## build 2
// APB_Slave
module APB_Slave#( parameter DWIDTH = 32, AWIDTH = 5)            
(   input                                      PCLK,             
    input                                   PRESETn,             
    input                                     PSELx,             
    input                                   PENABLE,             
    input                        [AWIDTH-1:0] PADDR,             
    input                                    PWRITE,             
    input                       [DWIDTH-1:0] PWDATA,             
    output reg                  [DWIDTH-1:0] PRDATA,             
    output                                   PREADY,             
    output                                   PSLVERR             
);  
    localparam                  [2:0] IDLE   = 3'b000;           
    localparam                  [2:0] READY  = 3'b001;           
    localparam                  [2:0] READ   = 3'b010;           
    localparam                  [2:0] WRITE  = 3'b011;           
    localparam                  [2:0] ERROR  = 3'b100;           
    reg                           [2:0] current_state;           
    reg                           [2:0]    next_state;           
    reg           [DWIDTH-1:0] mem_arr[2**AWIDTH-1:0];           
    wire          [AWIDTH-1:0]           base_address;           
    wire                                   PADDR_VALID;          
always @(posedge PCLK,negedge PRESETn)
    if(!PRESETn)
        current_state <= IDLE;  
    else
        current_state <= next_state;  
always @(*)
begin
    case(current_state)  
        IDLE : 
                next_state <= PSELx? READY:IDLE;  
        READY: 
                next_state <= !PSELx?                IDLE   
  ...
Size in the first run: about 4000 cells after synthesis, about 1000 flip-flops.
==> flow/config.mk <==
export PLATFORM = sky130hd
export DESIGN_NAME = APB_Slave
export DESIGN_NICKNAME = APB_Slave
export VERILOG_FILES = /design/flow/design.v
export SDC_FILE = /design/flow/constraint.sdc
export NUM_CORES = 4
export LEC_CHECK = 0
export ABC_AREA = 1
export CAP_MARGIN = 20
export CELL_PAD_IN_SITES_DETAIL_PLACEMENT = 1
export CORE_ASPECT_RATIO = 0.52
export CORE_MARGIN = 2
export CORE_UTILIZATION = 37
export CTS_CLUSTER_SIZE = 46
export GPL_TIMING_DRIVEN = 0
export MAX_ROUTING_LAYER = met4
export PLACE_DENSITY_LB_ADDON = 0.24
export SETUP_SLACK_MARGIN = 0.18
export SLEW_MARGIN = 20
==> flow/constraint.sdc <==
create_clock -name core_clock -period 8.39 [get_ports {PCLK}]
set_input_delay 1.6780 -clock core_clock [delete_from_list [all_inputs] [get_ports {PCLK}]]
set_output_delay 1.6780 -clock core_clock [all_outputs]
set_load 0.01 [all_outputs]
run.sh (not shown) runs the stock make flow with config.mk's settings and CLKGATE_MAP_FILE=.
For build 32, these inputs were changed with respect to build 2:
Settings: swapping 0.18 for -0.21 in SETUP_SLACK_MARGIN; swapping 20 for 40 in CAP_MARGIN; clearing CORE_ASPECT_RATIO, which used to be 0.52; clearing GPL_TIMING_DRIVEN, which used to be 0; clearing ABC_AREA, which used to be 1; swapping 37 for 72 in CORE_UTILIZATION; swapping 46 for 17 in CTS_CLUSTER_SIZE; swapping 0.24 for 0.0 in PLACE_DENSITY_LB_ADDON; clearing CELL_PAD_IN_SITES_DETAIL_PLACEMENT, which used to be 1; clearing MAX_ROUTING_LAYER, which used to be met4; swapping 8.39 for 3.09 in the clock period (ns, I/O delays scaled along).
==> results <==
The count of vias placed by the detailed router in build 2 is 1.4 times that in build 32. NOTE: post-synthesis cell count in build 32 falls short of that of build 2. Comparing build 2 and build 32, slew at the pin closest to its max-slew limit is lower on build 32. For clock transition time at the flip-flop clock pins of the worst setup and hold paths, build 32 and build 2 come out practically identical. What build 32 reported for routed length on met2 has to be multiplied by 1.3 to get the figure for build 2. Compare build 2 and build 32 | standard-cell row count higher: build 2. To summarise build 32: no stage aborted, but the layout did not pass its checks, failing on setup timing.
[inputs] build 19 vs build 32
Settings: SETUP_SLACK_MARGIN now 0.87, was -0.21; PLACE_DENSITY_LB_ADDON now 0.04, was 0.0; TNS_END_PERCENT now 80, previously not set; CORE_ASPECT_RATIO now 0.89, previously not set; CTS_CLUSTER_SIZE now 19, was 17; CTS_CLUSTER_DIAMETER now 328, previously not set; the clock period (ns, I/O delays scaled along) now 3.03, was 3.09.
### Flow results
- None of the runs build 32 and build 19 ends with a clean layout.
- Build 32 had finished all stages when the layout checks came back failing, citing setup timing.
- Share of cell area taken by flip-flops and latches for build 19: 0.44 points down relative to build 32
- Buffer-and-inverter tally for the worst setup path delta for build 19 relative to build 32: 3 higher
- The routed wire length in build 19 sits 8.4% above the value recorded for build 32.
- Count of clock buffers in the final design sits lower in build 19 than in build 32.
- Build 32 has lower placement-stage worst setup slack than build 19.
- Diff build 32 -> build 19: first-pass GRT wire length higher; met3 wire length now larger; depth of the critical timing path with buffers and inverters included moved up.
- Diff build 32 and build 19: final critical-path setup slack higher in build 19
Here is what was changed in the inputs of build 37 compared with build 19.
Settings: CTS_CLUSTER_DIAMETER: 328 -> unset; PLACE_DENSITY_LB_ADDON: 0.04 -> unset; CORE_UTILIZATION: 72 -> 40; CTS_CLUSTER_SIZE: 19 -> unset; TNS_END_PERCENT: 80 -> unset; CORE_ASPECT_RATIO: 0.89 -> unset; SETUP_SLACK_MARGIN: 0.87 -> unset; CAP_MARGIN: 40 -> 20; the clock period (ns, I/O delays scaled along): 3.03 -> 5.45.
==> comparison <==
- Of build 19 and build 37, only build 37 finishes the flow clean.
- Build 37 vs. build 19: power density over the cells went down by 180 nW/um^2.
- Going from build 19 to build 37, via count has decreased, number of iterations in the first detailed-routing pass has decreased, routing usage on met3 has decreased.
- Synthesis-to-layout area growth is lower on build 37
- Post-layout utilization of the core, build 37 and build 19: lower on build 37
- The switching component of the power in build 37 was lower than what build 19 gave.
- Build 19 → build 37: number of clock sinks seen by CTS roughly the same, final hold slack higher.

Setup of alpha:
Starting RTL as in the previous note.
export LEC_CHECK = 0
export CAP_MARGIN = 0
export CORE_ASPECT_RATIO = 0.93
export CORE_MARGIN = 2
export CORE_UTILIZATION = 72
export CTS_CLUSTER_DIAMETER = 355
export CTS_CLUSTER_SIZE = 14
export GPL_ROUTABILITY_DRIVEN = 0
export PLACE_DENSITY_LB_ADDON = 0.02
export SLEW_MARGIN = 20
create_clock -name core_clock -period 3.05 [get_ports {PCLK}]
Although it ran to completion, alpha produced a layout that fails the final checks because of setup timing.
> inputs changed (alpha -> beta)
Settings: GPL_ROUTABILITY_DRIVEN removed (was 0); CORE_ASPECT_RATIO removed (was 0.93); PLACE_DENSITY_LB_ADDON changed from 0.02 to 0.0; CTS_CLUSTER_SIZE changed from 14 to 41; CORE_UTILIZATION changed from 72 to 70; CAP_MARGIN changed from 0 to 20; SETUP_SLACK_MARGIN newly set to 0.86; CTS_CLUSTER_DIAMETER removed (was 355).
Findings:
- [beta] flow finished | final checks: failed | reasons: setup timing
- Summary: register-to-register slack, beta worse than alpha
- Looking at combinational share of cell area, beta sits 0.97 points above alpha.
- alpha has lower floorplan core area than beta.
- beta: maximum achievable frequency is 2.5% lower than what alpha reported.
- Of beta and alpha, it is beta that has the lower slew at the pin closest to its max-slew limit.
--- input diff beta..gamma ---
Settings: ABC_AREA: unset -> 1; CELL_PAD_IN_SITES_GLOBAL_PLACEMENT: unset -> 2; CORE_UTILIZATION: 70 -> 37; CORE_ASPECT_RATIO: unset -> 1.49; CTS_CLUSTER_SIZE: 41 -> 46; MAX_ROUTING_LAYER: unset -> met4; PLACE_DENSITY_LB_ADDON: 0.0 -> 0.24; GPL_TIMING_DRIVEN: unset -> 0; CELL_PAD_IN_SITES_DETAIL_PLACEMENT: unset -> 1; SETUP_SLACK_MARGIN: 0.86 -> 0.27; TNS_END_PERCENT: unset -> 30; SLEW_MARGIN: 20 -> 30; the clock period (ns, I/O delays scaled along): 3.05 -> 5.57.
gamma | status: complete | timing, DRC, antenna: pass. Area added between synthesis and finish: gamma vs beta down 11 points. Side by side, fraction of the cycle the final worst path needs turned out lower in gamma than in beta. Looking at floorplan core area, gamma sits 110% above beta. | post-synthesis chip area from yosys | gamma vs beta | about 8% higher |. Compared with beta, gamma is more frugal on power. Compare gamma and beta | pin count of the biggest net entering global routing higher: beta. In gamma the number of failing setup endpoints in the final timing report turned out 32 lower than in beta. Going from beta to gamma, the routed wire length was found to have gone up by 14,000 microns.
For delta, these inputs were changed with respect to gamma:
Settings: a deleted CELL_PAD_IN_SITES_GLOBAL_PLACEMENT that had been 2; a change of ABC_AREA from 1 to 0; a change of CORE_UTILIZATION from 37 to 72; a change of SETUP_SLACK_MARGIN from 0.27 to 0.9; a deleted TNS_END_PERCENT that had been 30; a change of PLACE_DENSITY_LB_ADDON from 0.24 to 0.03; a change of CORE_ASPECT_RATIO from 1.49 to 0.52; a change of GPL_TIMING_DRIVEN from 0 to 1; a change of CELL_PAD_IN_SITES_DETAIL_PLACEMENT from 1 to 0; a change of SLEW_MARGIN from 30 to 20; a change of the clock period (ns, I/O delays scaled along) from 5.57 to 3.03.
[summary]
The layout from delta, despite a flow that completed every stage, fails the layout checks, with the failing checks listed as setup timing. Lower number of instances in the synthesized netlist among gamma and delta: delta. Worst setup slack was higher in the run labelled gamma. Number of global-route vias before repair, delta vs gamma: down by more than 10%. Diff gamma -> delta: met1 routed wirelength after detailed routing fell about 27%; initial antenna violation count lost 3; sequential share of layout area went up. Looking at startpoint of the most critical setup path, the PADDR[1] result is from delta; the PADDR[2] one comes from gamma.
> inputs changed (delta -> epsilon)
Settings: SETUP_SLACK_MARGIN changed from 0.9 to 1.06; MAX_ROUTING_LAYER removed (was met4); CELL_PAD_IN_SITES_DETAIL_PLACEMENT removed (was 0); PLACE_DENSITY_LB_ADDON removed (was 0.03); CTS_CLUSTER_SIZE removed (was 46); CORE_UTILIZATION changed from 72 to 68; GPL_TIMING_DRIVEN removed (was 1); CORE_ASPECT_RATIO removed (was 0.52); ABC_AREA removed (was 0); the clock period (ns, I/O delays scaled along) changed from 3.03 to 3.64.
==> comparison <==
Compare delta and epsilon | number of logic stages on the critical path including buffering higher: epsilon
Power density of the placed cells: delta and epsilon compared, lower one is epsilon
The worst-case setup slack after placement in epsilon was higher than what delta gave.
No stage failed in epsilon, and the final checks on the layout all came back clean.
Compared with delta, epsilon shows a higher reg2reg setup slack.
Relative to delta, final area has decreased by 4.0% in epsilon.
epsilon vs. delta: number of global-route vias before repair has decreased, post-route clock skew fell 0.015 ns, transition time of the tightest slew-check pin down 0.0069 ns, fraction of standard cell area that is sequential saw an increase.
When epsilon is measured against delta, its wire length the detailed router placed on met1 turns out 6.3% lower.
Power and IR drop assume default switching activity.
